### flow/config.mk
export PLATFORM = sky130hd
export DESIGN_NAME = a_filter_approx
export DESIGN_NICKNAME = a_filter_approx
export VERILOG_FILES = /design/flow/design.v
export SDC_FILE = /design/flow/constraint.sdc
export NUM_CORES = 4
export LEC_CHECK = 0
export CAP_MARGIN = 20
export CORE_MARGIN = 2
export CORE_UTILIZATION = 62
export SLEW_MARGIN = 20
### flow/constraint.sdc
create_clock -name core_clock -period 5.19 [get_ports {clk}]
set_input_delay 1.0380 -clock core_clock [delete_from_list [all_inputs] [get_ports {clk}]]
set_output_delay 1.0380 -clock core_clock [all_outputs]
set_load 0.01 [all_outputs]
### flow/design.v
module rad4_exact(
    input [31:0] x,
    input [10:0] y,
    output [31:0] p
    );
    wire [2:0] sign_factor;
    wire [32:0] PP_2;
    wire [32:0] PP_1;
    wire [32:0] PP_0;
    wire [2:0] tmp1;
    wire [2:0] tmp0;
    assign tmp1 = {y[10],y[10:9]}; 
    assign tmp0 = {y[1:0],1'b0};
    rad4_BE2 PP2_gen(
        .x1(tmp1),
        .y(x),
        .sign_factor(sign_factor[2]),
        .PP(PP_2)
        );
    rad4_BE2 PP1_gen(
        .x1(y[3:1]),
        .y(x),
        .sign_factor(sign_factor[1]),
        .PP(PP_1)
        );
    rad4_BE2 PP0_gen(
        .x1(tmp0),
        .y(x),
        .sign_factor(sign_factor[0]),
        .PP(PP_0)
        );
    PP_add2 Final(
        .sign_factor(sign_factor),
        .PP_2(PP_2),
        .PP_1(PP_1),
        .PP_0(PP_0),
        .p(p)
        );
endmodule
module rad4_BE2(
    input [2:0] x1,
    input [31:0] y,
    output sign_factor,
    output [32:0] PP
    );
    wire one, two, sign;
    code2 encode2_block(
        .one(one),
        .two(two),
        .sign(sign),
        .y2(x1[2]),
        .y1(x1[1]),
        .y0(x1[0])
        );
    wire [32:0] tmp1_pp; 
    assign tmp1_pp = {y[31],y};  
    wire [33:0] out1;
    assign out1[0] = sign;
    genvar i;
    generate
        for ( i = 0; i < 33; i = i+1 )
            begin : pp_rad4_first 
            product2 pp_pr(tmp1_pp[i],out1[i],one,two,sign,PP[i],out1[i+1]);
            end
    endgenerate
    assign sign_factor = sign;
endmodule
module code2(one,two,sign,y2,y1,y0);  
	input y2,y1,y0;                     
	output one,two,sign;                
	wire [1:0]k;                        
	xor x1(one,y0,y1);                  
	xor x2(k[1],y2,y1);                 
	not n1(k[0],one);                   
	and a1(two,k[0],k[1]);              
	assign sign=y2;                     
endmodule   
module product2(x1,x0,one,two,sign,p,i);
	input x1,x0,sign,one,two;
	output p,i;
	wire [1:0] k;
	xor xo1(i,x1,sign);
	and a1(k[1],i,one);
	and a0(k[0],x0,two);
	or o1(p,k[1],k[0]);
endmodule
module sgn_gen2(one,two,sign,sign_factor);
    input sign,one,two;
    output sign_factor;
    wire k;
    or o1(k,one,two);
    and a1(sign_factor,sign,k);
endmodule
module PP_add2(
    input [2:0] sign_factor,
    input [32:0] PP_2,
    input [32:0] PP_1,
    input [32:0] PP_0,
    output [31:0] p
    );
    wire [2:0] E_MSB;
    assign E_MSB[0] = ~ PP_0[32];
    assign E_MSB[1] = ~ PP_1[32];
    assign E_MSB[2] = ~ PP_2[32];
    wire [36:0] sum00_FA;
    wire [36:0] carry00_FA;
    wire [36:0] tmp001_FA;
    wire [36:0] tmp002_FA;
    wire [36:0] tmp003_FA;
    assign tmp001_FA = {E_MSB[0],{3{PP_0[32]}},PP_0};
    assign tmp002_FA = {E_MSB[1],PP_1[32],PP_1,sign_factor[2],sign_factor[0]};
    assign tmp003_FA = {PP_2[26:0],{7{sign_factor[2]}},sign_factor[2],{2{sign_factor[2]}}};
    genvar i001;
    generate
        for (i001 = 0; i001 < 37; i001 = i001 + 1)
            begin : pp_FAd200
            FAd2 pp_FAd2(tmp001_FA[i001],tmp002_FA[i001], tmp003_FA[i001], carry00_FA[i001],sum00_FA[i001]);
            end
    endgenerate
    wire [4:0] sum00_HA;
    wire [4:0] carry00_HA;
    wire [4:0] tmp001_HA;
    wire [4:0] tmp002_HA;
    assign tmp001_HA = {5{1'b1}};
    assign tmp002_HA = {PP_2[31:27]};
    genvar i002;
    generate
        for (i002 = 0; i002 < 5; i002 = i002 + 1)
            begin : pp_HAd200
            HAd2 pp_HAd2(tmp001_HA[i002],tmp002_HA[i002],carry00_HA[i002],sum00_HA[i002]);
            end
    endgenerate
    wire [41:0] tmp_sum;
    wire [41:0] tmp_add1;
    wire [41:0] tmp_add2;
    assign tmp_add1 = {sum00_HA[5:0],sum00_FA};
    assign tmp_add2 = {carry00_HA[4:0],carry00_FA,sign_factor[2]}; 
    assign tmp_sum = tmp_add1 + tmp_add2;
    assign p = tmp_sum[41:10];
endmodule
module FAd2(a,b,c,cy,sm);
	input a,b,c;
	output cy,sm;
	wire x,y,z;
	xor x1(x,a,b);
	xor x2(sm,x,c);
	and a1(y,a,b);
	and a2(z,x,c);
	or o1(cy,y,z);
endmodule 
module HAd2(a,b,cy,sm);
	input a,b;
	output cy,sm;
	xor x1(sm,a,b);
	and a1(cy,a,b);
endmodule 
module rad4_odd(
    input [31:0] x,
    input [10:0] y,
    output [31:0] p
    );
    wire [2:0] sign_factor;
    wire [32:0] PP_2;
    wire [32:0] PP_1;
    wire [32:0] PP_0;
    wire [2:0] tmp;
    assign tmp = {y[6:5],1'b0};
    rad4_BE PP2_gen(
        .x1(y[10:8]),
        .y(x),
        .sign_factor(sign_factor[2]),
        .PP(PP_2)
        );
    rad4_BE PP1_gen(
        .x1(y[4:2]),
        .y(x),
        .sign_factor(sign_factor[1]),
        .PP(PP_1)
        );
    rad4_BE PP0_gen(
        .x1(y[2:0]),
        .y(x),
        .sign_factor(sign_factor[0]),
        .PP(PP_0)
        );
    PP_add Final(
        .sign_factor(sign_factor),
        .PP_2(PP_2),
        .PP_1(PP_1),
        .PP_0(PP_0),
        .p(p)
        );
endmodule
module rad4_BE(
    input [2:0] x1,
    input [31:0] y,
    output sign_factor,
    output [32:0] PP
    );
    wire one, two, sign;
    code encode_block(
        .one(one),
        .two(two),
        .sign(sign),
        .y2(x1[2]),
        .y1(x1[1]),
        .y0(x1[0])
        );
    wire [32:0] tmp1_pp; 
    assign tmp1_pp = {y[31],y};  
    wire [33:0] out1;
    assign out1[0] = sign;
    genvar i;
    generate
        for ( i = 0; i < 33; i = i+1 )
            begin : pp_rad4_first 
            product pp_pr(tmp1_pp[i],out1[i],one,two,sign,PP[i],out1[i+1]);
            end
    endgenerate
    sgn_gen sign_gen(one,two,sign,sign_factor);
endmodule
module code(one,two,sign,y2,y1,y0);  
	input y2,y1,y0;                     
	output one,two,sign;                
	wire [1:0]k;                        
	xor x1(one,y0,y1);                  
	xor x2(k[1],y2,y1);                 
	not n1(k[0],one);                   
	and a1(two,k[0],k[1]);              
	assign sign=y2;                     
endmodule   
module product(x1,x0,one,two,sign,p,i);
	input x1,x0,sign,one,two;
	output p,i;
	wire [1:0] k;
	xor xo1(i,x1,sign);
	and a1(k[1],i,one);
	and a0(k[0],x0,two);
	or o1(p,k[1],k[0]);
endmodule
module sgn_gen(one,two,sign,sign_factor);
    input sign,one,two;
    output sign_factor;
    wire k;
    or o1(k,one,two);
    and a1(sign_factor,sign,k);
endmodule
module PP_add(
    input [2:0] sign_factor,
    input [32:0] PP_2,
    input [32:0] PP_1,
    input [32:0] PP_0,
    output [31:0] p
    );
    wire [2:0] E_MSB;
    assign E_MSB[0] = ~ PP_0[32];
    assign E_MSB[1] = ~ PP_1[32];
    assign E_MSB[2] = ~ PP_2[32];
    wire [36:0] sum00_FA;
    wire [36:0] carry00_FA;
    wire [36:0] tmp001_FA;
    wire [36:0] tmp002_FA;
    wire [36:0] tmp003_FA;
    assign tmp001_FA = {E_MSB[0],{3{PP_0[32]}},PP_0};
    assign tmp002_FA = {E_MSB[1],PP_1[32],PP_1,sign_factor[2],sign_factor[0]};
    assign tmp003_FA = {PP_2[28:0],{5{sign_factor[2]}},sign_factor[2],{2{sign_factor[2]}}};
    genvar i001;
    generate
        for (i001 = 0; i001 < 37; i001 = i001 + 1)
            begin : pp_fad00
            FAd pp_fad(tmp001_FA[i001],tmp002_FA[i001], tmp003_FA[i001], carry00_FA[i001],sum00_FA[i001]);
            end
    endgenerate
    wire [4:0] sum00_HA;
    wire [4:0] carry00_HA;
    wire [4:0] tmp001_HA;
    wire [4:0] tmp002_HA;
    assign tmp001_HA = {5{1'b1}};
    assign tmp002_HA = {PP_2[32],PP_2[32:29]};
    genvar i002;
    generate
        for (i002 = 0; i002 < 5; i002 = i002 + 1)
            begin : pp_had00
            HAd pp_had(tmp001_HA[i002],tmp002_HA[i002],carry00_HA[i002],sum00_HA[i002]);
            end
    endgenerate
    wire [41:0] tmp_sum;
    wire [41:0] tmp_add1;
    wire [41:0] tmp_add2;
    assign tmp_add1 = {sum00_HA[4:0],sum00_FA,1'b0};  
    assign tmp_add2 = {carry00_HA[3:0],carry00_FA,1'b0,1'b0};  
    assign tmp_sum = tmp_add1 + tmp_add2;
    assign p = tmp_sum[41:10];
endmodule
module FAd(a,b,c,cy,sm);
	input a,b,c;
	output cy,sm;
	wire x,y,z;
	xor x1(x,a,b);
	xor x2(sm,x,c);
	and a1(y,a,b);
	and a2(z,x,c);
	or o1(cy,y,z);
endmodule 
module HAd(a,b,cy,sm);
	input a,b;
	output cy,sm;
	xor x1(sm,a,b);
	and a1(cy,a,b);
endmodule 
module rad4_odd_trunc(
    input [31:0] x,
    input [10:0] y,
    output [31:0] p
    );
    wire [2:0] sign_factor;
    wire [32:0] PP_2;
    wire [32:0] PP_1;
    wire [32:0] PP_0;
    wire [2:0] tmp;
    assign tmp = {y[6:5],1'b0};
    rad4_BE5 PP2_gen(
        .x1(y[10:8]),
        .y(x),
        .sign_factor(sign_factor[2]),
        .PP(PP_2)
        );
    rad4_BE5 PP1_gen(
        .x1(y[8:6]),
        .y(x),
        .sign_factor(sign_factor[1]),
        .PP(PP_1)
        );
    rad4_BE5 PP0_gen(
        .x1(tmp),
        .y(x),
        .sign_factor(sign_factor[0]),
        .PP(PP_0)
        );
    PP_add5 Final(
        .sign_factor(sign_factor),
        .PP_2(PP_2),
        .PP_1(PP_1),
        .PP_0(PP_0),
        .p(p)
        );
endmodule
module rad4_BE5(
    input [2:0] x1,
    input [31:0] y,
    output sign_factor,
    output [32:0] PP
    );
    wire one, two, sign;
    code5 encode5_block(
        .one(one),
        .two(two),
        .sign(sign),
        .y2(x1[2]),
        .y1(x1[1]),
        .y0(x1[0])
        );
    wire [32:0] tmp1_pp; 
    assign tmp1_pp = {y[31],y};  
    wire [33:0] out1;
    assign out1[0] = sign;
    genvar i;
    generate
        for ( i = 0; i < 33; i = i+1 )
            begin : pp_rad4_first 
            product5 pp_pr(tmp1_pp[i],out1[i],one,two,sign,PP[i],out1[i+1]);
            end
    endgenerate
    sgn_gen5 sign_gen(one,two,sign,sign_factor);
endmodule
module code5(one,two,sign,y2,y1,y0);  
	input y2,y1,y0;                     
	output one,two,sign;                
	wire [1:0]k;                        
	xor x1(one,y0,y1);                  
	xor x2(k[1],y2,y1);                 
	not n1(k[0],one);                   
	and a1(two,k[0],k[1]);              
	assign sign=y2;                     
endmodule   
module product5(x1,x0,one,two,sign,p,i);
	input x1,x0,sign,one,two;
	output p,i;
	wire [1:0] k;
	xor xo1(i,x1,sign);
	and a1(k[1],i,one);
	and a0(k[0],x0,two);
	or o1(p,k[1],k[0]);
endmodule
module sgn_gen5(one,two,sign,sign_factor);
    input sign,one,two;
    output sign_factor;
    wire k;
    or o1(k,one,two);
    and a1(sign_factor,sign,k);
endmodule
module PP_add5(
    input [2:0] sign_factor,
    input [32:0] PP_2,
    input [32:0] PP_1,
    input [32:0] PP_0,
    output [31:0] p
    );
    wire [34:0] sum00_FA;
    wire [34:0] carry00_FA;
    wire [34:0] tmp001_FA;
    wire [34:0] tmp002_FA;
    wire [34:0] tmp003_FA;
    assign tmp001_FA = {{5{PP_0[32]}},PP_0[32:4],PP_0[2]};
    assign tmp002_FA = {{3{PP_1[32]}},PP_1[32:2],PP_1[0]};
    assign tmp003_FA = {PP_2[32],PP_2,sign_factor[1]};
    genvar i001;
    generate
        for (i001 = 0; i001 < 35; i001 = i001 + 1)
            begin : pp_FAd500
            FAd5 pp_FAd5(tmp001_FA[i001],tmp002_FA[i001], tmp003_FA[i001], carry00_FA[i001],sum00_FA[i001]);
            end
    endgenerate
    wire sum00_HA;
    wire carry00_HA;
    HAd5 pp_HAd500(PP_0[3],PP_1[1],carry00_HA,sum00_HA);
    wire sum10_FA;
    wire carry10_FA;
    FAd5 pp_FAd510(sum00_FA[1],carry00_HA,sign_factor[2],carry10_FA,sum10_FA);
    wire [32:0] sum10_HA;
    wire [32:0] carry10_HA;
    wire [32:0] tmp011_HA;
    wire [32:0] tmp012_HA;
    assign tmp011_HA = {sum00_FA[34:2]};
    assign tmp012_HA = {carry00_FA[33:1]};
    genvar i002;
    generate
        for (i002 = 0; i002 < 33; i002 = i002 + 1)
            begin : pp_HAd510
            HAd5 pp_FAd5(tmp011_HA[i002],tmp012_HA[i002], carry10_HA[i002],sum10_HA[i002]);
            end
    endgenerate
    wire [42:0] tmp_sum;
    wire [42:0] tmp_add1;
    wire [42:0] tmp_add2;
    assign tmp_add1 = {sum10_HA,sum10_FA,sum00_HA,sum00_FA[0],PP_0[1:0],5'b0};
    assign tmp_add2 = {carry10_HA[31:0],carry10_FA,1'b0,carry00_FA[0],2'b0,sign_factor[0],5'b0}; 
    assign tmp_sum = tmp_add1 + tmp_add2;
    assign p = {tmp_sum[41:10]};
endmodule
module FAd5(a,b,c,cy,sm);
	input a,b,c;
	output cy,sm;
	wire x,y,z;
	xor x1(x,a,b);
	xor x2(sm,x,c);
	and a1(y,a,b);
	and a2(z,x,c);
	or o1(cy,y,z);
endmodule 
module HAd5(a,b,cy,sm);
	input a,b;
	output cy,sm;
	xor x1(sm,a,b);
	and a1(cy,a,b);
endmodule 
module rad4_odd_trunc1(
    input [31:0] x,
    input [10:0] y,
    output [31:0] p
    );
    wire [2:0] sign_factor;
    wire [32:0] PP_2;
    wire [32:0] PP_1;
    wire [32:0] PP_0;
    wire [2:0] tmp;
    assign tmp = {y[6:5],1'b0};
    rad4_BE4 PP2_gen(
        .x1(y[10:8]),
        .y(x),
        .sign_factor(sign_factor[2]),
        .PP(PP_2)
        );
    rad4_BE4 PP1_gen(
        .x1(y[8:6]),
        .y(x),
        .sign_factor(sign_factor[1]),
        .PP(PP_1)
        );
    rad4_BE4 PP0_gen(
        .x1(tmp),
        .y(x),
        .sign_factor(sign_factor[0]),
        .PP(PP_0)
        );
    PP_add4 Final(
        .sign_factor(sign_factor),
        .PP_2(PP_2),
        .PP_1(PP_1),
        .PP_0(PP_0),
        .p(p)
        );
endmodule
module rad4_BE4(
    input [2:0] x1,
    input [31:0] y,
    output sign_factor,
    output [32:0] PP
    );
    wire one, two, sign;
    code4 encode4_block(
        .one(one),
        .two(two),
        .sign(sign),
        .y2(x1[2]),
        .y1(x1[1]),
        .y0(x1[0])
        );
    wire [32:0] tmp1_pp; 
    assign tmp1_pp = {y[31],y};  
    wire [33:0] out1;
    assign out1[0] = sign;
    genvar i;
    generate
        for ( i = 0; i < 33; i = i+1 )
            begin : pp_rad4_first 
            product4 pp_pr(tmp1_pp[i],out1[i],one,two,sign,PP[i],out1[i+1]);
            end
    endgenerate
    sgn_gen4 sign_gen(one,two,sign,sign_factor);
endmodule
module code4(one,two,sign,y2,y1,y0);  
	input y2,y1,y0;                     
	output one,two,sign;                
	wire [1:0]k;                        
	xor x1(one,y0,y1);                  
	xor x2(k[1],y2,y1);                 
	not n1(k[0],one);                   
	and a1(two,k[0],k[1]);              
	assign sign=y2;                     
endmodule   
module product4(x1,x0,one,two,sign,p,i);
	input x1,x0,sign,one,two;
	output p,i;
	wire [1:0] k;
	xor xo1(i,x1,sign);
	and a1(k[1],i,one);
	and a0(k[0],x0,two);
	or o1(p,k[1],k[0]);
endmodule
module sgn_gen4(one,two,sign,sign_factor);
    input sign,one,two;
    output sign_factor;
    wire k;
    or o1(k,one,two);
    and a1(sign_factor,sign,k);
endmodule
module PP_add4(
    input [2:0] sign_factor,
    input [32:0] PP_2,
    input [32:0] PP_1,
    input [32:0] PP_0,
    output [31:0] p
    );
    wire [34:0] sum00_FA;
    wire [34:0] carry00_FA;
    wire [34:0] tmp001_FA;
    wire [34:0] tmp002_FA;
    wire [34:0] tmp003_FA;
    assign tmp001_FA = {{5{PP_0[32]}},PP_0[32:4],PP_0[2]};
    assign tmp002_FA = {{3{PP_1[32]}},PP_1[32:2],PP_1[0]};
    assign tmp003_FA = {PP_2[32],PP_2,sign_factor[1]};
    genvar i001;
    generate
        for (i001 = 0; i001 < 35; i001 = i001 + 1)
            begin : pp_FAd400
            FAd4 pp_FAd4(tmp001_FA[i001],tmp002_FA[i001], tmp003_FA[i001], carry00_FA[i001],sum00_FA[i001]);
            end
    endgenerate
    wire sum00_HA;
    wire carry00_HA;
    HAd4 pp_HAd400(PP_0[3],PP_1[1],carry00_HA,sum00_HA);
    wire sum10_FA;
    wire carry10_FA;
    FAd4 pp_FAd410(sum00_FA[1],carry00_HA,sign_factor[2],carry10_FA,sum10_FA);
    wire [32:0] sum10_HA;
    wire [32:0] carry10_HA;
    wire [32:0] tmp011_HA;
    wire [32:0] tmp012_HA;
    assign tmp011_HA = {sum00_FA[34:2]};
    assign tmp012_HA = {carry00_FA[33:1]};
    genvar i002;
    generate
        for (i002 = 0; i002 < 33; i002 = i002 + 1)
            begin : pp_HAd410
            HAd4 pp_FAd4(tmp011_HA[i002],tmp012_HA[i002], carry10_HA[i002],sum10_HA[i002]);
            end
    endgenerate
    wire [42:0] tmp_sum;
    wire [42:0] tmp_add1;
    wire [42:0] tmp_add2;
    assign tmp_add1 = {sum10_HA,sum10_FA,sum00_HA,sum00_FA[0],PP_0[1:0],5'b0};
    assign tmp_add2 = {carry10_HA[31:0],carry10_FA,1'b0,carry00_FA[0],2'b0,sign_factor[0],5'b0}; 
    assign tmp_sum = tmp_add1 + tmp_add2;
    assign p = {tmp_sum[41:10]};
endmodule
module FAd4(a,b,c,cy,sm);
	input a,b,c;
	output cy,sm;
	wire x,y,z;
	xor x1(x,a,b);
	xor x2(sm,x,c);
	and a1(y,a,b);
	and a2(z,x,c);
	or o1(cy,y,z);
endmodule 
module HAd4(a,b,cy,sm);
	input a,b;
	output cy,sm;
	xor x1(sm,a,b);
	and a1(cy,a,b);
endmodule 
module fos_exact_v1(
    input [31:0] x_in,
    input [10:0] a1,
    input clk,
    input reset,
    output [31:0] y_out);
    wire signed [31:0] Data_feedforward;
    wire signed [31:0] Data_feedback;
    wire signed [31:0] sum0;
    reg signed  [31:0] Samples_in1; 
    reg signed  [31:0] Samples_in2; 
    reg signed  [31:0] Samples_out; 
    assign Data_feedforward = {Samples_in2}; 
    assign y_out = Samples_in1 - Data_feedforward - Data_feedback; 
    rad4_odd_trunc mult(Samples_out,a1,Data_feedback);
   always @ (posedge clk) 
   if(reset == 1) begin
         Samples_in1 <= 0; 
         Samples_in2 <= 0; 
         Samples_out <= 0; 
      end 
   else begin 
      Samples_in1 <= x_in; 
      Samples_in2 <= Samples_in1; 
      Samples_out <= y_out; 
   end 
endmodule
module fos_exact_v2(
    input [31:0] x_in,
    input [10:0] a1,
    input clk,
    input reset,
    output [31:0] y_out);
    wire signed [31:0] Data_feedforward;
    wire signed [31:0] Data_feedback;
    wire signed [31:0] sum0;
    reg signed  [31:0] Samples_in1; 
    reg signed  [31:0] Samples_in2; 
    reg signed  [31:0] Samples_out; 
    assign Data_feedforward = {Samples_in2}; 
    assign y_out = Samples_in1 - Data_feedforward - Data_feedback; 
    rad4_exact mult(Samples_out,a1,Data_feedback);
   always @ (posedge clk) 
   if(reset == 1) begin
         Samples_in1 <= 0; 
         Samples_in2 <= 0; 
         Samples_out <= 0; 
      end 
   else begin 
      Samples_in1 <= x_in; 
      Samples_in2 <= Samples_in1; 
      Samples_out <= y_out; 
   end 
endmodule
module fos_exact_v3(
    input [31:0] x_in,
    input [10:0] a1,
    input [10:0] b1,
    input clk,
    input reset,
    output [31:0] y_out);
    wire signed [31:0] Data_feedforward;
    wire signed [31:0] Data_feedback;
    wire signed [31:0] sum0;
    reg signed  [31:0] Samples_in1; 
    reg signed  [31:0] Samples_in2; 
    reg signed  [31:0] Samples_out; 
    assign y_out = Samples_in1 + Data_feedforward - Data_feedback; 
    rad4_odd_trunc1 mult(Samples_out,a1,Data_feedback);
    rad4_odd_trunc1 mult1(Samples_in2,b1,Data_feedforward);                     
   always @ (posedge clk) 
   if(reset == 1) begin
         Samples_in1 <= 0; 
         Samples_in2 <= 0; 
         Samples_out <= 0; 
      end 
   else begin 
      Samples_in1 <= x_in; 
      Samples_in2 <= Samples_in1; 
      Samples_out <= y_out; 
   end 
endmodule
module fos_exact_v4(
    input [31:0] x_in,
    input [10:0] a1,
    input clk,
    input reset,
    output [31:0] y_out);
    wire signed [31:0] Data_feedforward;
    wire signed [31:0] Data_feedback;
    wire signed [31:0] sum0;
    reg signed  [31:0] Samples_in1; 
    reg signed  [31:0] Samples_in2; 
    reg signed  [31:0] Samples_out; 
    assign y_out = Samples_in1 - Data_feedback; 
    rad4_odd mult(Samples_out,a1,Data_feedback);
   always @ (posedge clk) 
   if(reset == 1) begin
         Samples_in1 <= 0; 
         Samples_in2 <= 0; 
         Samples_out <= 0; 
      end 
   else begin 
      Samples_in1 <= x_in; 
      Samples_in2 <= Samples_in1; 
      Samples_out <= y_out; 
   end 
endmodule
`timescale 1ns / 10ps
module a_filter_approx(
    input [31:0] x_in,
    input clk,
    input [5:0] reset,
    output [31:0] y_out);
    wire [10:0] a1_1;
    wire [10:0] a1_2;
    wire [10:0] a1_3;
    wire [10:0] a1_4;
    wire [10:0] b1;
    assign a1_1 = -11'sd192;
    assign a1_2 = -11'sd1021;
    assign a1_3 = -11'sd928;
    assign a1_4 = -11'sd1010;
    assign b1 = 11'sd307;
    wire [31:0] y_1;
    wire [31:0] y_2;
    wire [31:0] y_3;
    wire [31:0] y_4;
    wire [31:0] y_5;
    fos_exact_v4 first_stage(x_in,a1_4,clk,reset[0],y_1);
    fos_exact_v3 second_stage(y_1,a1_3,b1,clk,reset[1],y_2);
    fos_exact_v2 third_stage(y_2,a1_2,clk,reset[2],y_3);
    fos_exact_v2 fourth_stage(y_3,a1_2,clk,reset[3],y_4);
    fos_exact_v1 fifth_stage(y_4,a1_1,clk,reset[4],y_5);
    fos_exact_v1 sixth_stage(y_5,a1_1,clk,reset[5],y_out);
endmodule
### flow/run.sh
#!/bin/bash
# the make line also repeats each setting of config.mk as NAME=value (left out here)
make -C /OpenROAD-flow-scripts/flow DESIGN_CONFIG=/design/flow/config.mk WORK_HOME=/design/flow/orfs CLKGATE_MAP_FILE= finish
==> flow_summary.toml, run 1 <==
# implementation run metrics
[outcome]
status = "complete, but fails checks"
so_faults = "setup timing"

[placed_design]
hpwlAfterDp_um = 83900
port_buffers = 70
finalWeightedCongestion = 0.922

[floorplan]
fp_util_pct = 62.6
die_y_um = 270
coreArea_um2 = 69900
die_width_um = 270
die_area_um2 = 72700
ios = 71
fp-row-count = 97

[cts]
htree_levels = 2
cts_buffers = 58
clock_sinks = 544
clock_latency_ps = 680
clkSlewWorstSetupHoldPaths_ps = 60
cts_tree = "done"
cts_buffer_depth = 3
clock-root-buffer = "clkbuf_16"

[final_timing]
finalCritPeriodShare_pct = 137
setup_viol = 220
slew_headroom_pct = 20.3
max_freq_ghz = 0.141
min_period_ps = 7110
hold_viol = 0
holdWs_ps = 453
slew_viol_final = 0
fin_skew_ps = 54.3
rsz0062_at_grt = "yes"
setup_slack_ps = -1920
worstMarginPinSlew_ps = 1200

[setup_path]
reg2reg_from = "second_stage.Samples_out[5]"
crit_cells = 24
critPathLaunch = "sixth_stage.Samples_out[4]"
r2r_cells = 32
crit_chain = "inv_4 -> ha_4 -> ha_4 -> ha_4 -> o211a_1 -> o21a_2 -> o32ai_4 -> o311a_1 -> o21ai_2 -> a311o_1 -> a221o_1 -> xnor2_2 -> fa_1 -> ha_4 -> a21oi_2 -> o21ai_2 -> a41oi_2 -> inv_1 -> a211o_1 -> o211ai_1 -> buf_4 -> o21bai_4 -> xor2_2 -> buf_2"
crit_buf_inv = 4
cp_max_fo = 4
path_class = "reg2out"
critical_path.slowest_cell = "fa_1"
crit_family = "AND-OR/OR-AND gates"
crit_top_cell = "ha_4"
cp-end-kind = "output pin"
crit_end = "y_out[29]"
reg2reg_slack_ps = -1460
critPathArrivalTime_ps = 6070
required_ps = 4150
slowest_delay_ps = 590
r2r-end = "second_stage.Samples_out[31]"
start_kind = "flip-flop"

[synth]
ys_sh_aoi_pct = 14.4
ys_sh_simple_pct = 12.7
syn_area_um2 = 43800
ys_types = 77
postSynthSeqShare_pct = 24.9
yosys_area_um2 = 43800
top_cell_area_share_pct = 24.9
yosysMostFrequentCell = "inv_1"
numSynthFlops = 544
netlist_top_cells_count = "944 x inv_1, 650 x ha_1, 620 x nor2_1, 544 x dfxtp_1, 298 x a21oi_1"
top_logic_kind = "adder cells"
muxShareOfSynthArea_pct = 0.120
synth.avg_cell_area_um2 = 8.67
synth-edff-count = 0
syn_nets = 6024
yosys_warnings = 5
xor_area_share_pct = 7.39
yosysTopAreaCell = "dfxtp_1"
ys_top_cells_by_area = "dfxtp_1 25%, ha_1 19%, fa_1 13%"
synthCells = 5048
yosys_most_used_dff = "dfxtp_1"
synth-async-reset-ratio_pct = 0
ys_cells = 5048
yosys.area_share.adder_pct = 31.7

[route]
wire_per_inst_um = 18.9
via_per_inst = 5.60
ant_nets = 0
wl_um = 137000
drtIter0Drc = 2398
route.detailed.drc = 0
firstDrtPassIters = 8
dr_total_vias = 40500
diodes = 0

[grt]
grt_pass1_vias = 41100
antenna_found_initial = 2
grt_pass1_wl_um = 196000
grt_usage_pct = 32.5
grt-ovfl-total = 0
grt_max_degree = 97

[worst_hold_path]
hold-path-cell-count = 2
hp-start = "fifth_stage.Samples_in1[26]"
holdPathEnd = "fifth_stage.Samples_in2[26]"
hold_class = "reg2reg"

[layout]
area_growth_pct = 40.2
fin_nets = 7225

[run]
warning_count = 48
max-cap-violations = 0
[metal layers]
| metal | global-route usage, % | up-vias | part of all wire [%] |
|---|---|---|---|
| met1 | 37.1 | 19400 | 37 |
| met5 | 0 | - | 0.0095 |
| met4 | 13.0 | 2 | 6.8 |
| met3 | 3.61 | 737 | 5.6 |
| li1 | - | 18900 | - |
| met2 | 61.3 | 1539 | 51 |
[cell type report]
class / count / area (um2)
well taps: 940 / 1180
inverters: 944 / 3560
repair buffers: 1212 / 9460
flip-flops and latches: 544 / 11000
clock buffers: 74 / 1590
fillers: 3468 / 8550
multi-input cells: 3489 / 34100
clock inverters: 35 / 439
[through the flow]
stage | util [%] | setup TNS (ps) | cells | instance area (um2) | setup WS, ps
2_1_floorplan | - | -17450 | 5048 | 45100 | -654
3_3_place_gp | 77.0 | -90440 | 6947 | 53900 | -1500
3_5_place_dp | 77.0 | -104690 | 6947 | 53900 | -1560
4_1_cts | 84.8 | -81540 | 7182 | 59200 | -1770
5_1_grt | 87.8 | -189070 | 7238 | 61400 | -2140
6_report | 87.8 | -150770 | 7238 | 61400 | -1920
[timing repair]
action | 4_1_cts | 5_1_grt
pin swaps | 429 | 384
hold buffers | 0 | 0
resized | 660 | 408
setup buffers | 154 | 106
endpoints found under the hold margin | 0 | 0
setup endpoints to repair | 223 | 260
==> inputs of run 2 (changes only) <==
- ABC_AREA: unset -> 0
- CAP_MARGIN: 20 -> 10
- CELL_PAD_IN_SITES_DETAIL_PLACEMENT: unset -> 2
- CELL_PAD_IN_SITES_GLOBAL_PLACEMENT: unset -> 0
- CORE_UTILIZATION: 62 -> 58
- GPL_ROUTABILITY_DRIVEN: unset -> 1
- MAX_ROUTING_LAYER: unset -> met4
- MIN_ROUTING_LAYER: unset -> met2
- PLACE_DENSITY_LB_ADDON: unset -> 0.16
- SETUP_SLACK_MARGIN: unset -> 2.75
- TNS_END_PERCENT: unset -> 45
- clock period: 5.19 -> 9.3 ns (I/O delays scaled with it)
==> flow_summary.toml, run 2 <==
# flow metrics
[synth]
synth-async-reset-ratio_pct = 0
postSynthSeqShare_pct = 24.9
top_cell_area_share_pct = 24.9
yosys.area_share.adder_pct = 31.7
ys_sh_aoi_pct = 14.4
yosys_most_used_dff = "dfxtp_1"
ys_types = 77
synth-edff-count = 0
numSynthFlops = 544
yosysTopAreaCell = "dfxtp_1"
synth.avg_cell_area_um2 = 8.67
top_logic_kind = "adder cells"
xor_area_share_pct = 7.39
syn_nets = 6024
ys_sh_simple_pct = 12.7
ys_top_cells_by_area = "dfxtp_1 25%, ha_1 19%, fa_1 13%"
netlist_top_cells_count = "944 x inv_1, 650 x ha_1, 620 x nor2_1, 544 x dfxtp_1, 298 x a21oi_1"
syn_area_um2 = 43800
ys_cells = 5048
synthCells = 5048
yosys_warnings = 5
yosysMostFrequentCell = "inv_1"
yosys_area_um2 = 43800
muxShareOfSynthArea_pct = 0.120

[floorplan]
fp-row-count = 100
ios = 71
die_y_um = 279
fp_util_pct = 58.7
die_width_um = 279
die_area_um2 = 77700
coreArea_um2 = 74600

[placed_design]
finalWeightedCongestion = 0.945
port_buffers = 70

[outcome]
status = "aborted with a tool error"
error = "[ERROR DPL-0033] detailed placement checks failed during check placement."
failing_step = "detailed placement"
==> run 2: stage by stage <==
stage	cells	hold WS, ps	instance area (um2)	worst slack, ps
after floorplan	5048	420	44200	2690
after global placement	6020	445	45800	1540
==> inputs of run 3 (changes only) <==
- ABC_AREA: 0 -> 1
- CAP_MARGIN: 10 -> 0
- CELL_PAD_IN_SITES_DETAIL_PLACEMENT: 2 -> unset
- CELL_PAD_IN_SITES_GLOBAL_PLACEMENT: 0 -> unset
- CORE_UTILIZATION: 58 -> 72
- CTS_CLUSTER_DIAMETER: unset -> 392
- CTS_CLUSTER_SIZE: unset -> 10
- GPL_ROUTABILITY_DRIVEN: 1 -> unset
- HOLD_SLACK_MARGIN: unset -> 0.26
- MAX_ROUTING_LAYER: met4 -> unset
- MIN_ROUTING_LAYER: met2 -> unset
- PLACE_DENSITY: unset -> 0.39
- PLACE_DENSITY_LB_ADDON: 0.16 -> unset
- SETUP_SLACK_MARGIN: 2.75 -> unset
- TNS_END_PERCENT: 45 -> unset
- clock period: 9.3 -> 5.94 ns (I/O delays scaled with it)
==> flow_summary.toml, run 3 <==
# flow metrics
[outcome]
status = "aborted with a tool error"
failing_step = "global routing"
error = "[ERROR GRT-0232] Routing congestion too high. Check the congestion heatmap in the GUI."

[floorplan]
fp_util_pct = 72.5
die_area_um2 = 72400
coreArea_um2 = 69800
ios = 71
fp-row-count = 97
die_width_um = 269
die_y_um = 269

[grt]
grt_usage_pct = 68.4
grt-ovfl-total = 120

[synth]
postSynthSeqShare_pct = 21.5
muxShareOfSynthArea_pct = 0
top_cell_area_share_pct = 21.5
ys_sh_simple_pct = 20.4
ys_cells = 6994
synth-async-reset-ratio_pct = 0
yosys_most_used_dff = "dfxtp_1"
syn_nets = 7970
ys_sh_aoi_pct = 12.3
yosysTopAreaCell = "dfxtp_1"
syn_area_um2 = 50600
numSynthFlops = 544
yosys_warnings = 5
yosys_area_um2 = 50600
xor_area_share_pct = 6.61
netlist_top_cells_count = "1507 x inv_1, 1046 x nor2_1, 990 x nand2_1, 650 x ha_1, 544 x dfxtp_1"
ys_top_cells_by_area = "dfxtp_1 22%, ha_1 16%, fa_1 11%"
synth-edff-count = 0
synthCells = 6994
top_logic_kind = "adder cells"
yosysMostFrequentCell = "inv_1"
yosys.area_share.adder_pct = 27.4
ys_types = 60
synth.avg_cell_area_um2 = 7.23

[cts]
cts_hold_buf = 0
clock_sinks = 544
cts_buffer_depth = 3
clock-root-buffer = "clkbuf_16"
htree_levels = 2
cts_buffers = 60

[placed_design]
finalWeightedCongestion = 1.08
dp.cells = 8144
port_buffers = 70
hpwlAfterDp_um = 126000
[run 3: through the flow]
step | instance area [um2] | setup TNS, ps | setup slack [ps]
4_1_cts | 57900 | -2570 | -256
3_5_place_dp | 53700 | -5390 | -433
3_3_place_gp | 53700 | -3640 | -318
2_1_floorplan | 50600 | 0 | 585
[run 3: per-layer routing]
metal | overflow | GRT usage (%)
met3 | 7 | 54.1
met4 | 44 | 54.2
met1 | 7 | 73.1
met2 | 62 | 82.9
met5 | 0 | 42.4
[run 3: what timing repair did]
action	4_1_cts
resized	494
gates cloned	0
setup endpoints to repair	29
buffers inserted	74
pin swaps	166
==> inputs of run 4 (changes only) <==
- ABC_AREA: 1 -> unset
- CAP_MARGIN: 0 -> 20
- CTS_CLUSTER_DIAMETER: 392 -> 100
- CTS_CLUSTER_SIZE: 10 -> unset
- HOLD_SLACK_MARGIN: 0.26 -> unset
- PLACE_DENSITY: 0.39 -> 0.35
- clock period: 5.94 -> 7.25 ns (I/O delays scaled with it)
==> flow_summary.toml, run 4 <==
# implementation run metrics
[grt]
met3_usage_pct = 2.87
grt.busiest_layer = "met2"
grt_pass1_wl_um = 160000
grt_usage_pct = 30.7
grt_max_degree = 97
grtUsageMet1_pct = 38.1
grt_pass1_vias = 33800
antenna_found_initial = 1
grt_use_met2_pct = 56.6
grt-ovfl-total = 0

[setup_path]
crit_end = "y_out[31]"
required_ps = 5800
cp_max_fo = 5
slowest_delay_ps = 500
start_kind = "flip-flop"
crit_buf_inv = 4
crit_chain = "inv_4 -> ha_4 -> ha_4 -> ha_4 -> o211a_1 -> o21a_1 -> o32ai_4 -> o311a_1 -> o21ai_2 -> a311o_1 -> a221o_1 -> buf_4 -> xnor2_2 -> fa_1 -> ha_4 -> and4_4 -> nand3_1 -> nor2_2 -> a211o_1 -> o211ai_1 -> buf_4 -> a21oi_2 -> xnor3_1 -> buf_2"
critPathLaunch = "sixth_stage.Samples_out[4]"
crit_family = "AND-OR/OR-AND gates"
path_class = "reg2out"
r2r-end = "third_stage.Samples_in1[31]"
r2r_cells = 28
crit_cells = 24
critPathArrivalTime_ps = 6030
critical_path.slowest_cell = "fa_1"
crit_top_cell = "ha_4"
reg2reg_slack_ps = 320
reg2reg_from = "second_stage.Samples_out[12]"
cp-end-kind = "output pin"

[synth]
yosys_most_used_dff = "dfxtp_1"
synth-edff-count = 0
yosysTopAreaCell = "dfxtp_1"
synth-async-reset-ratio_pct = 0
xor_area_share_pct = 7.39
top_logic_kind = "adder cells"
syn_nets = 6024
synthCells = 5048
yosysMostFrequentCell = "inv_1"
netlist_top_cells_count = "944 x inv_1, 650 x ha_1, 620 x nor2_1, 544 x dfxtp_1, 298 x a21oi_1"
ys_types = 77
top_cell_area_share_pct = 24.9
syn_area_um2 = 43800
ys_cells = 5048
yosys_area_um2 = 43800
ys_sh_simple_pct = 12.7
yosys_warnings = 5
ys_sh_aoi_pct = 14.4
muxShareOfSynthArea_pct = 0.120
numSynthFlops = 544
synth.avg_cell_area_um2 = 8.67
ys_top_cells_by_area = "dfxtp_1 25%, ha_1 19%, fa_1 13%"
postSynthSeqShare_pct = 24.9
yosys.area_share.adder_pct = 31.7

[cts]
cts_hold_buf = 0
clock_sinks = 544
cts_buffer_depth = 3
clkSlewWorstSetupHoldPaths_ps = 70
clock_latency_ps = 640
cts_tree = "done"
cts_buffers = 57
clock-root-buffer = "clkbuf_16"
htree_levels = 2

[route]
via_per_inst = 5.61
diodes = 0
wire_per_inst_um = 16.1
drtIter0Drc = 1762
firstDrtPassIters = 6
route.detailed.drc = 0
dr_total_vias = 33900
wl_um = 97300
ant_nets = 0

[placed_design]
hpwlAfterDp_um = 74700
finalWeightedCongestion = 0.949
port_buffers = 70
pre_cts_ws_ps = -317

[outcome]
so_faults = "setup timing"
status = "complete, but fails checks"

[layout]
area_growth_pct = 11.7
fin_nets = 6193
nFillCells = 4032

[final_timing]
worstMarginPinSlew_ps = 1050
max_freq_ghz = 0.134
finalCritPeriodShare_pct = 103
slew_viol_final = 0
setup_viol = 7
setup_slack_ps = -229
slew_headroom_pct = 29.9
rsz0062_at_grt = "yes"
holdWs_ps = 455
hold_viol = 0
min_period_ps = 7480
fin_skew_ps = 31.9

[floorplan]
die_area_um2 = 62800
die_y_um = 251
ios = 71
die_width_um = 251
fp_util_pct = 72.6
coreArea_um2 = 60200
fp-row-count = 90

[worst_hold_path]
hold_class = "reg2reg"
hp-start = "fifth_stage.Samples_in1[8]"
holdPathEnd = "fifth_stage.Samples_in2[8]"
hold-path-cell-count = 2

[run]
max-cap-violations = 0
warning_count = 47
run 4: repair_timing:
item | in CTS | in global routing
pin swaps | 51 | 68
endpoints found under the setup margin | 22 | 33
gates resized | 123 | 113
buffers inserted | 10 | 18
run 4: layout make-up:
class                      count  area [um2]  share of cell area, %
sequential                   544       10900                   22.3
tap                          782         978                   2.00
inverter                     944        3550                   7.27
multi-input combinational   3489       30000                   61.3
clock buffer                  67        1550                   3.16
clock inverter                39         482                  0.985
timing repair buffer         181        1460                   2.98
run 4: stage by stage:
step                util (%)  instance area (um2)  setup TNS (ps)  cells
CTS                     80.0                48200            -985   6028
global route            81.2                48900           -3800   6046
floorplan                  -                43800               0   5048
finish                  81.2                48900            -886   6046
detailed placement      76.0                45800           -1590   5912
global placement        76.0                45800            -607   5912
run 4: per-layer routing:
metal | share of wire, % | wire length (um) | up-vias
li1 | - | - | 16800
met1 | 43 | 41600 | 16200
met2 | 51 | 49400 | 687
met3 | 3.4 | 3310 | 202
met4 | 3.0 | 2880 | 0
met5 | 0 | 0 | -
==> inputs of run 5 (changes only) <==
- CORE_UTILIZATION: 72 -> 71
- CTS_CLUSTER_DIAMETER: 100 -> unset
- PLACE_DENSITY: 0.35 -> unset
- PLACE_DENSITY_LB_ADDON: unset -> 0.21
- clock period: 7.25 -> 7.88 ns (I/O delays scaled with it)
==> flow_summary.toml, run 5 <==
# implementation run metrics
[synth]
ys_cells = 5048
postSynthSeqShare_pct = 24.9
yosys.area_share.adder_pct = 31.7
syn_nets = 6024
ys_sh_aoi_pct = 14.4
syn_area_um2 = 43800
numSynthFlops = 544
ys_top_cells_by_area = "dfxtp_1 25%, ha_1 19%, fa_1 13%"
yosysTopAreaCell = "dfxtp_1"
synth-async-reset-ratio_pct = 0
yosys_area_um2 = 43800
top_cell_area_share_pct = 24.9
yosys_warnings = 5
muxShareOfSynthArea_pct = 0.120
yosys_most_used_dff = "dfxtp_1"
synthCells = 5048
ys_types = 77
synth-edff-count = 0
ys_sh_simple_pct = 12.7
netlist_top_cells_count = "944 x inv_1, 650 x ha_1, 620 x nor2_1, 544 x dfxtp_1, 298 x a21oi_1"
yosysMostFrequentCell = "inv_1"
synth.avg_cell_area_um2 = 8.67
xor_area_share_pct = 7.39
top_logic_kind = "adder cells"

[worst_hold_path]
holdPathEnd = "fifth_stage.Samples_in2[17]"
hold-path-cell-count = 2
hp-start = "fifth_stage.Samples_in1[17]"
hold_class = "reg2reg"

[setup_path]
required_ps = 6300
crit_end = "y_out[31]"
reg2reg_from = "second_stage.Samples_out[3]"
crit_family = "AND-OR/OR-AND gates"
cp-end-kind = "output pin"
critPathArrivalTime_ps = 6190
cp_max_fo = 5
start_kind = "flip-flop"
r2r-end = "second_stage.Samples_out[31]"
crit_cells = 25
reg2reg_slack_ps = 460
crit_buf_inv = 5
path_class = "reg2out"
critical_path.slowest_cell = "fa_1"
critPathLaunch = "sixth_stage.Samples_out[3]"
r2r_cells = 30
slowest_delay_ps = 540

[placed_design]
port_buffers = 70
place_area_um2 = 45300
finalWeightedCongestion = 0.931
hpwlAfterDp_um = 75000

[final_timing]
slew_headroom_pct = 31.3
hold_viol = 0
finalCritPeriodShare_pct = 98.5
max_freq_ghz = 0.129
worstMarginPinSlew_ps = 1030
setup_viol = 0
slew_viol_final = 0
rsz0062_at_grt = "yes"
min_period_ps = 7760
fin_skew_ps = 22.5

[cts]
cts_buffers = 61
clock_latency_ps = 640
clkSlewWorstSetupHoldPaths_ps = 60
clock_sinks = 544
cts_buffer_depth = 3
clock-root-buffer = "clkbuf_16"
htree_levels = 2
cts_tree = "done"
cts_hold_buf = 0

[grt]
grt_max_degree = 97
grt_pass1_vias = 34000
antenna_found_initial = 2
grt_usage_pct = 30.7
grt_pass1_wl_um = 161000
grt-ovfl-total = 0

[route]
wl_met3_um = 4190
wl_um = 96800
via_per_inst = 5.65
firstDrtPassIters = 5
drt-met1-wl_um = 40500
wire_per_inst_um = 16.2
dr_total_vias = 33800
ant_nets = 0
diodes = 0
drtIter0Drc = 1756
dr.max_layer_used = "met5"
route.detailed.drc = 0
wl_met2_um = 48100

[floorplan]
coreArea_um2 = 61400
ios = 71
fp_util_pct = 71.3
die_area_um2 = 63600
die_width_um = 252
fp-row-count = 91
die_y_um = 252

[layout]
design_area_um2 = 47900
fin_nets = 6111
fin_util_pct = 78.1
area_growth_pct = 9.48

[run]
warning_count = 45
max-cap-violations = 0

[outcome]
status = "complete, no violations"
[run 5: per-layer routing]
layer	vias up	global-route usage, %
met5	-	0
met4	4	12.2
met3	252	4.08
met2	718	55.6
met1	16100	36.9
li1	16700	-
[run 5: cell type report]
cell class / instances / area, um2
Inverter: 944 / 3540
Multi-Input combinational cell: 3489 / 29500
Timing Repair Buffer: 95 / 851
Fill cell: 4287 / 13500
Clock buffer: 68 / 1600
Clock inverter: 43 / 517
Tap cell: 790 / 988
Sequential cell: 544 / 10900
[run 5: through the flow]
| stage | cells | setup slack [ps] | hold slack (ps) | TNS, ps |
|---|---|---|---|---|
| 4_1_cts | 5966 | -117 | 462 | -117 |
| 3_5_place_dp | 5852 | 145 | 453 | 0 |
| 5_1_grt | 5973 | -119 | 478 | -481 |
| 2_1_floorplan | 5048 | 1020 | 420 | 0 |
| 6_report | 5973 | 118 | 454 | 0 |
| 3_3_place_gp | 5852 | 217 | 445 | 0 |
[run 5: what timing repair did]
| item | in CTS | in global routing |
|---|---|---|
| pin swaps | 12 | 27 |
| gates resized | 36 | 64 |
| buffers inserted | 3 | 7 |
| endpoints found under the setup margin | 13 | 16 |
==> inputs of run 6 (changes only) <==
- CORE_ASPECT_RATIO: unset -> 0.71
- CORE_UTILIZATION: 71 -> 72
- MAX_ROUTING_LAYER: unset -> met4
- PLACE_DENSITY: unset -> 0.77
- PLACE_DENSITY_LB_ADDON: 0.21 -> unset
- SETUP_SLACK_MARGIN: unset -> 0.9
- clock period: 7.88 -> 7.29 ns (I/O delays scaled with it)
==> flow_summary.toml, run 6 <==
# implementation run metrics
[floorplan]
fp_util_pct = 72.5
ios = 71
die_area_um2 = 62800
fp-row-count = 76
die_width_um = 297
die_y_um = 212
coreArea_um2 = 60400

[grt]
grt_usage_pct = 33.4
grt_max_degree = 97
antenna_found_initial = 0
grt_pass1_wl_um = 166000
grt_pass1_vias = 33600
grt-ovfl-total = 0

[synth]
yosys_warnings = 5
synth.avg_cell_area_um2 = 8.67
top_cell_area_share_pct = 24.9
netlist_top_cells_count = "944 x inv_1, 650 x ha_1, 620 x nor2_1, 544 x dfxtp_1, 298 x a21oi_1"
synth-edff-count = 0
yosysMostFrequentCell = "inv_1"
postSynthSeqShare_pct = 24.9
synthCells = 5048
syn_area_um2 = 43800
yosys.area_share.adder_pct = 31.7
ys_types = 77
top_logic_kind = "adder cells"
syn_nets = 6024
yosys_area_um2 = 43800
synth-async-reset-ratio_pct = 0
ys_cells = 5048
ys_sh_simple_pct = 12.7
muxShareOfSynthArea_pct = 0.120
yosys_most_used_dff = "dfxtp_1"
xor_area_share_pct = 7.39
ys_top_cells_by_area = "dfxtp_1 25%, ha_1 19%, fa_1 13%"
numSynthFlops = 544
yosysTopAreaCell = "dfxtp_1"
ys_sh_aoi_pct = 14.4

[setup_path]
crit_end = "y_out[31]"
critPathArrivalTime_ps = 6200
reg2reg_from = "second_stage.Samples_out[3]"
crit_top_cell = "ha_1"
critPathLaunch = "sixth_stage.Samples_out[11]"
path_class = "reg2out"
critical_path.slowest_cell = "fa_1"
crit_chain = "inv_1 -> ha_1 -> ha_1 -> ha_4 -> nand2_1 -> nor2_2 -> o311a_1 -> o211ai_1 -> a21oi_2 -> a31oi_2 -> buf_4 -> xnor2_1 -> fa_1 -> inv_1 -> ha_1 -> and4_4 -> nand3_2 -> nor2_2 -> a211o_1 -> o211ai_1 -> a21oi_1 -> xnor3_1 -> buf_2"
reg2reg_slack_ps = 800
required_ps = 5830
crit_cells = 23
crit_family = "adder cells"
cp-end-kind = "output pin"
slowest_delay_ps = 580
crit_buf_inv = 4
r2r_cells = 29
start_kind = "flip-flop"
cp_max_fo = 6
r2r-end = "second_stage.Samples_out[30]"

[placed_design]
hpwlAfterDp_um = 76200
port_buffers = 70
place_area_um2 = 45600
pre_cts_ws_ps = -33.7
finalWeightedCongestion = 0.932

[cts]
htree_levels = 2
cts_tree = "done"
clock-root-buffer = "clkbuf_16"
clock_latency_ps = 640
clock_sinks = 544
clkSlewWorstSetupHoldPaths_ps = 70
cts_buffer_depth = 3
cts_buffers = 54

[run]
warning_count = 48
max-cap-violations = 0

[final_timing]
finalCritPeriodShare_pct = 105
max_freq_ghz = 0.131
rsz0062_at_grt = "yes"
worstMarginPinSlew_ps = 1050
min_period_ps = 7650
slew_headroom_pct = 30.0
fin_skew_ps = 23.2
slew_viol_final = 0
hold_viol = 0
setup_viol = 14
setup_slack_ps = -364

[layout]
regArea_um2 = 11000
final-comb-area_um2 = 31600
design_area_um2 = 50600
nFillCells = 3566
area_growth_pct = 15.7
fin_nets = 6217

[route]
wl_um = 109000
dr_total_vias = 35200
diodes = 0
route.detailed.drc = 0
firstDrtPassIters = 6
ant_nets = 0
wire_per_inst_um = 17.9
via_per_inst = 5.76
drtIter0Drc = 2666

[outcome]
so_faults = "setup timing"
status = "complete, but fails checks"

[worst_hold_path]
holdPathEnd = "fifth_stage.Samples_in2[24]"
hold-path-cell-count = 2
hold_class = "reg2reg"
hp-start = "fifth_stage.Samples_in1[24]"
[run 6: through the flow]
step	hold slack (ps)	std cells	utilization [%]	TNS (ps)
finish	455	6105	83.9	-2890
CTS	462	6028	80.4	0
global route	485	6105	83.9	-5220
detailed placement	456	5896	75.5	-54.3
global placement	447	5896	75.5	0
floorplan	420	5048	-	0
[run 6: cell type report]
cell class / count / share of cell area, %
clock buffers: 66 / 2.92
clock inverters: 35 / 0.803
inverters: 944 / 7.01
multi-input cells: 3489 / 62.4
flip-flops and latches: 544 / 21.7
well taps: 819 / 2.02
repair buffers: 208 / 3.24
[run 6: repair_timing]
item	4_1_cts	5_1_grt
hold endpoints to repair	0	0
gates resized	278	329
endpoints found under the setup margin	64	101
pin swaps	97	199
hold buffers	0	0
setup buffers	31	77
[run 6: routing by layer]
layer	global-route usage (%)	routed length [um]	part of all wire, %	up-vias
met5	-	0	0	-
met4	6.91	3120	2.9	0
met3	4.38	7020	6.4	308
met2	53.2	51000	47	1239
met1	45.9	48000	44	16800
li1	-	-	-	16900
==> inputs of run 7 (changes only) <==
- CORE_ASPECT_RATIO: 0.71 -> unset
- CTS_CLUSTER_SIZE: unset -> 71
- MAX_ROUTING_LAYER: met4 -> unset
- PLACE_DENSITY: 0.77 -> unset
- PLACE_DENSITY_LB_ADDON: unset -> 0.0
- SETUP_SLACK_MARGIN: 0.9 -> 2.05
- clock period: 7.29 -> 7.25 ns (I/O delays scaled with it)
==> flow_summary.toml, run 7 <==
# implementation run metrics
[outcome]
status = "complete, but fails checks"
so_faults = "setup timing"

[floorplan]
coreArea_um2 = 60200
die_area_um2 = 62800
die_y_um = 251
fp-row-count = 90
die_width_um = 251
ios = 71
fp_util_pct = 72.6

[layout]
design_area_um2 = 53600
area_growth_pct = 22.5
fin_nets = 6314
fin_util_pct = 89.0

[synth]
syn_nets = 6024
synth-edff-count = 0
yosys_area_um2 = 43800
muxShareOfSynthArea_pct = 0.120
ys_sh_simple_pct = 12.7
top_logic_kind = "adder cells"
yosys.area_share.adder_pct = 31.7
ys_top_cells_by_area = "dfxtp_1 25%, ha_1 19%, fa_1 13%"
synth-async-reset-ratio_pct = 0
numSynthFlops = 544
ys_cells = 5048
synth.avg_cell_area_um2 = 8.67
ys_sh_aoi_pct = 14.4
ys_types = 77
xor_area_share_pct = 7.39
top_cell_area_share_pct = 24.9
yosysTopAreaCell = "dfxtp_1"
postSynthSeqShare_pct = 24.9
yosys_warnings = 5
yosys_most_used_dff = "dfxtp_1"
syn_area_um2 = 43800
synthCells = 5048
yosysMostFrequentCell = "inv_1"
netlist_top_cells_count = "944 x inv_1, 650 x ha_1, 620 x nor2_1, 544 x dfxtp_1, 298 x a21oi_1"

[placed_design]
place_area_um2 = 46600
port_buffers = 70
hpwlAfterDp_um = 75600
finalWeightedCongestion = 0.968

[cts]
cts_tree = "done"
cts_buffer_depth = 3
htree_levels = 2
clock-root-buffer = "clkbuf_16"
clkSlewWorstSetupHoldPaths_ps = 70
cts_hold_buf = 0
clock_latency_ps = 660
clock_sinks = 544
cts_buffers = 57

[worst_hold_path]
hp-start = "sixth_stage.Samples_in1[16]"
hold_class = "reg2reg"
hold-path-cell-count = 2
holdPathEnd = "sixth_stage.Samples_in2[16]"

[run]
max-cap-violations = 0
warning_count = 46

[setup_path]
crit_buf_inv = 6
path_class = "reg2out"
crit_family = "AND-OR/OR-AND gates"
crit_end = "y_out[27]"
slowest_delay_ps = 550
cp-end-kind = "output pin"
start_kind = "flip-flop"
r2r-end = "third_stage.Samples_in1[30]"
critical_path.slowest_cell = "fa_1"
critPathArrivalTime_ps = 6160
crit_cells = 27
required_ps = 5800
critPathLaunch = "sixth_stage.Samples_out[9]"
r2r_cells = 26
reg2reg_from = "second_stage.Samples_in2[9]"
cp_max_fo = 4
reg2reg_slack_ps = 570

[grt]
grtUsageMet1_pct = 40.7
grt_pass1_wl_um = 178000
grt_usage_pct = 34.4
met3_usage_pct = 4.17
grt_pass1_vias = 36700
grt_max_degree = 97
grt-ovfl-total = 0
grt.busiest_layer = "met2"
grt_use_met2_pct = 62.8
antenna_found_initial = 5

[route]
via_per_inst = 6.11
route.detailed.drc = 0
diodes = 0
drtIter0Drc = 3417
wire_per_inst_um = 20.4
dr_total_vias = 37700
wl_um = 126000
ant_nets = 0
firstDrtPassIters = 8

[final_timing]
setup_slack_ps = -364
setup_viol = 13
finalCritPeriodShare_pct = 105
rsz0062_at_grt = "yes"
fin_skew_ps = 39.4
holdWs_ps = 459
min_period_ps = 7610
slew_headroom_pct = 27.6
worstMarginPinSlew_ps = 1090
max_freq_ghz = 0.131
slew_viol_final = 0
hold_viol = 0
## run 7: metrics by stage
stage          setup slack [ps]  TNS, ps  cells
6_report                   -364    -2980   6167
5_1_grt                    -562    -4770   6167
4_1_cts                   -88.0     -267   6070
3_5_place_dp               22.5        0   5848
3_3_place_gp               98.6        0   5848
2_1_floorplan              1020        0   5048
## run 7: layout make-up
| cell class | count | area [um2] |
|---|---|---|
| multi-input combinational | 3489 | 33600 |
| sequential | 544 | 11000 |
| fill | 2780 | 6640 |
| inverter | 944 | 3550 |
| timing repair buffer | 302 | 2470 |
| clock buffer | 71 | 1570 |
| tap | 782 | 978 |
| clock inverter | 35 | 427 |
## run 7: metal layers
layer,wire length [um],vias up
met5,57,-
met4,8880,10
met3,8120,750
met2,62600,1882
met1,46300,18000
li1,-,17100
## run 7: repair_timing
action | 4_1_cts | 5_1_grt
setup endpoints to repair | 234 | 260
pin swaps | 230 | 277
setup buffers | 116 | 97
resized | 460 | 381
==> inputs of run 8 (changes only) <==
- CORE_UTILIZATION: 72 -> 40
- CTS_CLUSTER_SIZE: 71 -> unset
- PLACE_DENSITY_LB_ADDON: 0.0 -> unset
- SETUP_SLACK_MARGIN: 2.05 -> unset
- clock period: 7.25 -> 6.29 ns (I/O delays scaled with it)
==> flow_summary.toml, run 8 <==
# implementation run metrics
[outcome]
status = "complete, but fails checks"
so_faults = "setup timing"

[setup_path]
reg2reg_slack_ps = -480
critPathArrivalTime_ps = 6020
crit_end = "y_out[30]"
crit_family = "AND-OR/OR-AND gates"
cp-end-kind = "output pin"
required_ps = 5030
path_class = "reg2out"
r2r_cells = 39
crit_cells = 23
start_kind = "flip-flop"
crit_buf_inv = 4
crit_top_cell = "ha_4"
cp_max_fo = 4
critical_path.slowest_cell = "fa_1"
crit_chain = "inv_4 -> ha_4 -> ha_4 -> nor3b_2 -> o211a_1 -> o21a_1 -> o32ai_4 -> o311a_1 -> o21ai_2 -> a311o_1 -> a221o_1 -> xnor2_2 -> fa_1 -> ha_4 -> buf_6 -> and4_4 -> buf_4 -> o2111ai_2 -> a21boi_4 -> a31o_4 -> o31ai_4 -> xor2_1 -> buf_2"
r2r-end = "sixth_stage.Samples_out[16]"
slowest_delay_ps = 490
reg2reg_from = "sixth_stage.Samples_out[2]"
critPathLaunch = "sixth_stage.Samples_out[2]"

[route]
firstDrtPassIters = 5
wire_per_inst_um = 14.0
route.detailed.drc = 0
via_per_inst = 4.83
ant_nets = 0
wl_met3_um = 2330
dr_total_vias = 34500
drt-met1-wl_um = 46100
diodes = 0
dr.max_layer_used = "met5"
wl_um = 100000
wl_met2_um = 49600
drtIter0Drc = 1348

[synth]
yosys.area_share.adder_pct = 31.7
synth-async-reset-ratio_pct = 0
yosysTopAreaCell = "dfxtp_1"
xor_area_share_pct = 7.39
ys_top_cells_by_area = "dfxtp_1 25%, ha_1 19%, fa_1 13%"
top_logic_kind = "adder cells"
ys_sh_simple_pct = 12.7
ys_sh_aoi_pct = 14.4
top_cell_area_share_pct = 24.9
muxShareOfSynthArea_pct = 0.120
yosysMostFrequentCell = "inv_1"
ys_cells = 5048
yosys_most_used_dff = "dfxtp_1"
synth-edff-count = 0
netlist_top_cells_count = "944 x inv_1, 650 x ha_1, 620 x nor2_1, 544 x dfxtp_1, 298 x a21oi_1"
synthCells = 5048
synth.avg_cell_area_um2 = 8.67
yosys_warnings = 5
postSynthSeqShare_pct = 24.9
syn_area_um2 = 43800
ys_types = 77
syn_nets = 6024
numSynthFlops = 544
yosys_area_um2 = 43800

[cts]
clkSlewWorstSetupHoldPaths_ps = 60
clock_latency_ps = 670
cts_buffers = 61
clock-root-buffer = "clkbuf_16"
htree_levels = 2
cts_tree = "done"
cts_buffer_depth = 3
clock_sinks = 544

[grt]
grt-ovfl-total = 0
grt_pass1_wl_um = 167000
antenna_found_initial = 1
grt_max_degree = 97
grt_usage_pct = 17.8
grt_pass1_vias = 35100

[worst_hold_path]
holdPathEnd = "fifth_stage.Samples_in2[0]"
hold_class = "reg2reg"
hold-path-cell-count = 2
hp-start = "fifth_stage.Samples_in1[0]"

[floorplan]
die_area_um2 = 112000
die_y_um = 335
fp_util_pct = 40.3
fp-row-count = 121
die_width_um = 335
coreArea_um2 = 109000
ios = 71

[placed_design]
hpwlAfterDp_um = 78800
pre_cts_ws_ps = -1050
finalWeightedCongestion = 0.892
place_area_um2 = 49800
port_buffers = 70
dp.cells = 6965

[final_timing]
rsz0062_at_grt = "yes"
finalSetupTns_ps = -15090
worstMarginPinSlew_ps = 1090
max_freq_ghz = 0.137
fin_skew_ps = 49.1
finalCritPeriodShare_pct = 116
holdWs_ps = 455
slew_viol_final = 0
setup_viol = 34
min_period_ps = 7270
slew_headroom_pct = 27.6
hold_viol = 0
setup_slack_ps = -985

[layout]
fin_util_pct = 50.5
design_area_um2 = 54900
fin_nets = 6660
area_growth_pct = 25.4
instances_no_fill = 7149

[run]
max-cap-violations = 0
warning_count = 46
-- run 8: area by class of cell --
cell class	count	area [um2]
Inverter	944	3550
Multi-Input combinational cell	3489	31500
Clock inverter	38	452
Sequential cell	544	10900
Clock buffer	76	1680
Fill cell	10100	53800
Tap cell	1414	1770
Timing Repair Buffer	644	4970
-- run 8: repair_timing --
item | 4_1_cts | 5_1_grt
resized | 319 | 267
setup buffers | 49 | 26
pin swaps | 171 | 194
hold buffers | 0 | 0
endpoints found under the hold margin | 0 | 0
setup endpoints to repair | 62 | 99
-- run 8: layer usage --
metal / GRT usage, % / vias up
met5: 0 / -
met1: 22.5 / 16300
met3: 1.72 / 146
li1: - / 17800
met4: 4.27 / 2
met2: 32.4 / 339
